Setup of north:
==> flow/design.v (excerpt) <==
module IOTDF( clk, rst, in_en, iot_in, fn_sel, busy, valid, iot_out);
input          clk;
input          rst;
input          in_en;
input  [7:0]   iot_in;
input  [2:0]   fn_sel;
output         busy;
output         valid;
output [127:0] iot_out;
localparam DES_ENCRYPT = 3'b001;
localparam DES_DECRYPT = 3'b010;
localparam CRC_GEN     = 3'b011;
localparam SORT        = 3'b100;
localparam IDLE    = 2'd0;
localparam LOAD    = 2'd1;
(* fsm_encoding = "auto" *) reg [1:0]   current_state, next_state;
reg [3:0]   load_cnt, load_cnt_next;
reg         load_sel, load_sel_next;
reg [127:0] data_buf0, data_buf0_next;
reg [127:0] data_buf1, data_buf1_next;
reg [1:0]   buffer_full, buffer_full_next;
reg         compute_sel, compute_sel_next;
reg         compute_active, compute_active_next;
reg         busy_reg, busy_reg_next;
reg [127:0] result_reg, result_reg_next;
reg         valid_reg, valid_reg_next;
reg         des_start_reg, des_start_reg_next;
reg         crc_sort_start_reg, crc_sort_start_reg_next;
reg         des_en_reg, des_en_reg_next;
reg         crc_sort_en_reg, crc_sort_en_reg_next;
(* synopsys_clock_gating = "true" *) wire enable;
function automatic [127:0] write_byte;
    input [127:0] word_in;
    input [3:0]  byte_idx;
    input [7:0]  byte_value;
    begin
        write_byte = word_in;
        case (byte_idx)
            4'd0:  write_byte[7:0]       = byte_value;
            4'd1:  write_byte[15:8]      = byte_value;
            4'd2:  write_byte[23:16]     = byte_value;
            4'd3:  write_byte[31:24]     = byte_value;
            4'd4:  write_byte[39:32]     = byte_value;
            4'd5:  write_byte[47:40]     = byte_value;
  ...
For scale: roughly 5600 cells after synthesis, about 140 I/O pins, roughly 49000 um^2 of cells after synthesis.
make LEC_CHECK=0 CAP_MARGIN=20 CORE_MARGIN=2 CORE_UTILIZATION=70 CTS_CLUSTER_DIAMETER=349 CTS_CLUSTER_SIZE=25 SLEW_MARGIN=20 finish   # period 3.19 ns
run.sh (not shown) runs the stock make flow with config.mk's settings and CLKGATE_MAP_FILE=.
Changes in south relative to north:
- CTS_CLUSTER_SIZE changed from 25 to 33
- MAX_ROUTING_LAYER newly set to met4
- CTS_CLUSTER_DIAMETER removed (was 349)
- the clock period (ns, I/O delays scaled along) changed from 3.19 to 2.74
Results
- Sort north and south by worst supply voltage drop on vdd asc -> top: north
- south vs. north: max-slew headroom at the worst pin went up; wire length on met1 went up; synthesized area did not really move.
- Looking at top layer used by detailed routing, the met5 result is from north; the met4 one comes from south.
- Run comparison: north critical-path cell with the highest stage delay sky130_fd_sc_hd__nor2_2; south critical-path cell with the highest stage delay sky130_fd_sc_hd__dfrtp_1
- south ran in full, but the layout does not pass; the checks complain about setup timing.
- The run with more setup slack is north; south has less.
Input-level comparison between east and south:
- removing CTS_CLUSTER_SIZE (formerly 33)
- removing MAX_ROUTING_LAYER (formerly met4)
- changing CORE_UTILIZATION from 70 to 65
- changing the clock period (ns, I/O delays scaled along) from 2.74 to 3.93
Results
Across south and east, a clean result was obtained everywhere but in south.
As far as number of max-capacitance violations reported goes, south and east are indistinguishable; the numbers are identical.
Detailed route, east vs south: via total lower for east
Floorplan row count: east and south compared, higher one is east
Taking south as the reference point, the share of power burned in combinational logic of east falls by 3.0 points.
east vs south — worst hold slack rose 85 ps.
Setup changes, east to west
- CORE_UTILIZATION: 65 -> 9
- the clock period (ns, I/O delays scaled along): 3.93 -> 6.84
Findings:
- met1 wire length for west is higher than for east.
- Comparing east and west, core occupancy in the finished layout is lower on west.
- Comparing east and west, the lower global-route track usage on met1 is on west.
- Compared with east, DRC marker count from the first detailed-route iteration in west decreased by more than 10%.
- A standard cell with the maximum stage delay on the critical path of sky130_fd_sc_hd__nor2_1 is what east shows, while sky130_fd_sc_hd__nor2b_1 belongs to west.
- Initial cell density of the core | west below east
- STATUS internal power contribution: west wins against east
- In the reports for east and west, the smaller sum of routed wire length over all layers belongs to east.
No activity file was given, so power comes from the tool's default toggle rates.
